Setup of P:
## milestone1
module milestone1 (
	input logic CLOCK_50_I,                    
	input logic resetn,
	input  logic            M1_en,
	output  logic            M1_end,
	output logic   [17:0]   SRAM_address,
	input  logic   [15:0]   SRAM_read_data,
	output logic   [15:0]   SRAM_write_data,
	output logic            SRAM_we_n
);
clock: 6.55 ns
lec_check: 0
cap_margin: 20
core_margin: 2
core_utilization: 68
cts_cluster_diameter: 235
cts_cluster_size: 41
hold_slack_margin: 0.29
max_routing_layer: met4
place_density_lb_addon: 0.02
setup_slack_margin: 0.21
slew_margin: 20
run.sh (not shown) runs the stock make flow with config.mk's settings and CLKGATE_MAP_FILE=.
P did not finish; the tool stopped in global routing (5_1_grt) with error GRT-0232.
The inputs of Q differ from those of P as listed below.
Settings: clearing CTS_CLUSTER_DIAMETER, which used to be 235; clearing PLACE_DENSITY_LB_ADDON, which used to be 0.02; clearing CTS_CLUSTER_SIZE, which used to be 41; clearing SETUP_SLACK_MARGIN, which used to be 0.21; clearing MAX_ROUTING_LAYER, which used to be met4; swapping 68 for 40 in CORE_UTILIZATION; clearing HOLD_SLACK_MARGIN, which used to be 0.29; swapping 6.55 for 12.5 in the clock period (ns, I/O delays scaled along).
[summary]
Q ran to completion and came out clean on the timing, DRC and antenna checks.
Against P, Q reports a worst setup timing slack at the placement stage that is higher.
Delta (Q minus P): TritonCTS buffer count increased by 58 relative to the old numbers; count of standard-cell rows increased by 34 relative to the old numbers.
Per the comparison of Q with P, full die area went up 69%; placement-stage cell area decreased by 16% relative to the old numbers.
Re y dimension of the die: P was lower than Q.
From P to Q, count of boundary I/O pins did not move at all.
Cell area after synthesis: Q vs P, no meaningful difference
## Diff of input files: R against Q
Settings: PLACE_DENSITY now 0.4, previously not set; CORE_UTILIZATION now 72, was 40; the clock period (ns, I/O delays scaled along) now 8.05, was 12.5.
[summary]
The log for R ends in global routing (5_1_grt) with error GRT-0116, so the run never completed. Compared with Q, R shows a y dimension of the die that is about 25% lower. The CTS buffer count in R sits about 5% below the value recorded for Q. Between Q and R, the summed instance area of the synthesized netlist figures differ only marginally. Changes observed in R relative to Q: row count down 37; total placed cells including tap cells up about 4%; starting utilization of the core area up 32 points. Delta (R minus Q): width of the chip shrank by about 25%, total setup buffers inserted after CTS grew by 219, area of the synthesized netlist per yosys stat held steady, area of the core region shrank by 70000 µm². R vs. Q: die area went down by 44%.
Here is what was changed in the inputs of S compared with R.
Settings: CORE_UTILIZATION changed from 72 to 64; PLACE_DENSITY removed (was 0.4); the clock period (ns, I/O delays scaled along) changed from 8.05 to 10.9.
S: done, clean on timing, DRC and antenna. In the tables for R and S, worst setup slack after placement reads lower with R. Looking at R and S, the number of clock sinks is a wash.

* * *

wip/lagoon:
milestone1 again, from the RTL that the note above started with.
Settings: LEC_CHECK=0, ABC_AREA=1, CAP_MARGIN=20, CORE_ASPECT_RATIO=0.79, CORE_MARGIN=4, CORE_UTILIZATION=38, GPL_ROUTABILITY_DRIVEN=0, GPL_TIMING_DRIVEN=0, MAX_ROUTING_LAYER=met4, SLEW_MARGIN=20, TNS_END_PERCENT=30; clock period 13.0 ns.
wip/lagoon has completed all stages; timing, DRC and antenna checks passed.
### wip/lagoon -> wip/harbor
# wip/lagoon
export LEC_CHECK = 0
export ABC_AREA = 1
export CAP_MARGIN = 20
export CORE_ASPECT_RATIO = 0.79
export CORE_MARGIN = 4
export CORE_UTILIZATION = 38
export GPL_ROUTABILITY_DRIVEN = 0
export GPL_TIMING_DRIVEN = 0
export MAX_ROUTING_LAYER = met4
export SLEW_MARGIN = 20
export TNS_END_PERCENT = 30
create_clock -name core_clock -period 13.0 [get_ports {CLOCK_50_I}]
# wip/harbor
export LEC_CHECK = 0
export ABC_AREA = 1
export CAP_MARGIN = 20
export CORE_MARGIN = 2
export CORE_UTILIZATION = 40
export CTS_CLUSTER_DIAMETER = 221
export GPL_TIMING_DRIVEN = 0
export SLEW_MARGIN = 20
export TNS_END_PERCENT = 45
create_clock -name core_clock -period 13.0 [get_ports {CLOCK_50_I}]
[summary]
- Post-CTS clock slew at the launch and capture registers of the worst setup and hold paths: wip/lagoon vs wip/harbor, no meaningful difference
- Diff wip/lagoon..wip/harbor | count of sequential standard cells | unchanged
- Between wip/harbor and wip/lagoon, the difference in summed area of non-filler cells in the final layout is negligible.
- wip/harbor against wip/lagoon: wire length moved up; tally of filler cells in the layout now sits lower; non-clock buffer count now larger.
- wip/harbor reports its slowest stage cell on the critical path as sky130_fd_sc_hd__nor3_1 while wip/lagoon reports sky130_fd_sc_hd__xor2_1.
- Diff wip/lagoon -> wip/harbor | total routing resource utilization after global routing | increase of 3.2 points
## Diff of input files: wip/maple against wip/harbor
# wip/harbor
export LEC_CHECK = 0
export ABC_AREA = 1
export CAP_MARGIN = 20
export CORE_MARGIN = 2
export CORE_UTILIZATION = 40
export CTS_CLUSTER_DIAMETER = 221
export GPL_TIMING_DRIVEN = 0
export SLEW_MARGIN = 20
export TNS_END_PERCENT = 45
create_clock -name core_clock -period 13.0 [get_ports {CLOCK_50_I}]
# wip/maple
export LEC_CHECK = 0
export CAP_MARGIN = 20
export CORE_MARGIN = 2
export CORE_UTILIZATION = 65
export SLEW_MARGIN = 20
create_clock -name core_clock -period 10.1 [get_ports {CLOCK_50_I}]
## What came out
Of wip/maple and wip/harbor, the lower worst max-slew margin expressed relative to the limit belongs to wip/harbor.
Number of instances resized during post-cts repair: wip/maple > wip/harbor
Met1 usage in global routing: wip/maple vs wip/harbor up 12 points
Diode insertion count for antenna repair is lower on wip/harbor
Placement row count on wip/maple is down relative to wip/harbor.
wip/maple vs. wip/harbor: largest driver fanout on the critical path went down by 3.
Against wip/harbor as the reference, wip/maple delivers a lower synthesis area per yosys.
Input changes introduced in wip/umber (baseline for comparison: wip/maple):
# wip/maple
export LEC_CHECK = 0
export CAP_MARGIN = 20
export CORE_MARGIN = 2
export CORE_UTILIZATION = 65
export SLEW_MARGIN = 20
create_clock -name core_clock -period 10.1 [get_ports {CLOCK_50_I}]
# wip/umber
export LEC_CHECK = 0
export CAP_MARGIN = 20
export CORE_MARGIN = 2
export CORE_UTILIZATION = 40
export SLEW_MARGIN = 20
create_clock -name core_clock -period 10.9 [get_ports {CLOCK_50_I}]
Findings:
- There was hardly any difference in number of failing hold endpoints at the final stage between wip/umber and wip/maple.
- NOTE fill cell instance count of the final layout wip/maple->wip/umber increased by more than 100%
- Utilization wip/maple -> wip/umber: down
- Looking at length in cells of the worst reg-to-reg path, wip/umber sits 8.7% below wip/maple.
- Re final area: wip/maple was higher than wip/umber.
- Of the two candidates, wip/maple has the worse wire length of the first global-routing pass and wip/umber the better one.
- Summary of wip/umber over wip/maple: CTS buffer count picked up an extra 1, total wire length fell 2.5%, depth of the critical timing path with buffers and inverters included -about 9%.
## Diff of input files: wip/raven against wip/umber
# wip/umber
export LEC_CHECK = 0
export CAP_MARGIN = 20
export CORE_MARGIN = 2
export CORE_UTILIZATION = 40
export SLEW_MARGIN = 20
create_clock -name core_clock -period 10.9 [get_ports {CLOCK_50_I}]
# wip/raven
export LEC_CHECK = 0
export ABC_AREA = 1
export CAP_MARGIN = 20
export CORE_MARGIN = 2
export CORE_UTILIZATION = 40
export CTS_CLUSTER_DIAMETER = 185
export SLEW_MARGIN = 20
create_clock -name core_clock -period 13.0 [get_ports {CLOCK_50_I}]
Results
Share of async-settable or async-resettable flops after synthesis of wip/raven is on par with wip/umber. Taking wip/raven over wip/umber, the mean routed wirelength per cell ratio works out to 0.937. From wip/umber to wip/raven the numbers moved as follows: area fraction in and, or, nand and nor cells after synthesis grew by 9.4 points, sequential cell area fraction in the yosys report decreased 1.5 points, area growth from synthesis to layout now sits lower. Setup slack: wip/raven more than wip/umber. wip/raven: fraction of met1 tracks used by global routing is 2.1 points higher than what wip/umber reported. wip/raven finished all stages; the layout is clean. The final reports for wip/raven and wip/umber show critical path depth higher in the former.
Edits applied to the flow inputs when going from wip/raven to wip/delta:
# wip/raven
export LEC_CHECK = 0
export ABC_AREA = 1
export CAP_MARGIN = 20
export CORE_MARGIN = 2
export CORE_UTILIZATION = 40
export CTS_CLUSTER_DIAMETER = 185
export SLEW_MARGIN = 20
create_clock -name core_clock -period 13.0 [get_ports {CLOCK_50_I}]
# wip/delta
export LEC_CHECK = 0
export ABC_AREA = 0
export CAP_MARGIN = 30
export CORE_ASPECT_RATIO = 0.89
export CORE_MARGIN = 4
export CORE_UTILIZATION = 38
export GPL_ROUTABILITY_DRIVEN = 0
export GPL_TIMING_DRIVEN = 0
export HOLD_SLACK_MARGIN = 0.28
export MAX_ROUTING_LAYER = met4
export SLEW_MARGIN = 20
export TNS_END_PERCENT = 5
create_clock -name core_clock -period 13.0 [get_ports {CLOCK_50_I}]
--- outcome ---
- Comparing wip/raven with wip/delta, the count of buffers from port buffering came out essentially unchanged.
- Going from wip/raven to wip/delta, the met1 routing resource usage after global routing was found to have gone down by 1.2 points.
- On synthesis-to-finish area growth: wip/delta sits above wip/raven.
- When wip/delta is measured against wip/raven, its wire length of the first global-routing pass turns out 4.9% lower.
- Sort wip/delta and wip/raven by highest net fanout along the worst path desc -> top: wip/raven
- In the flow results for wip/delta and wip/raven, the vias per cell is larger on wip/delta.
- wip/delta — final cell count 1815 lower, wip/raven as reference
- Wire: wip/delta routes less than wip/raven
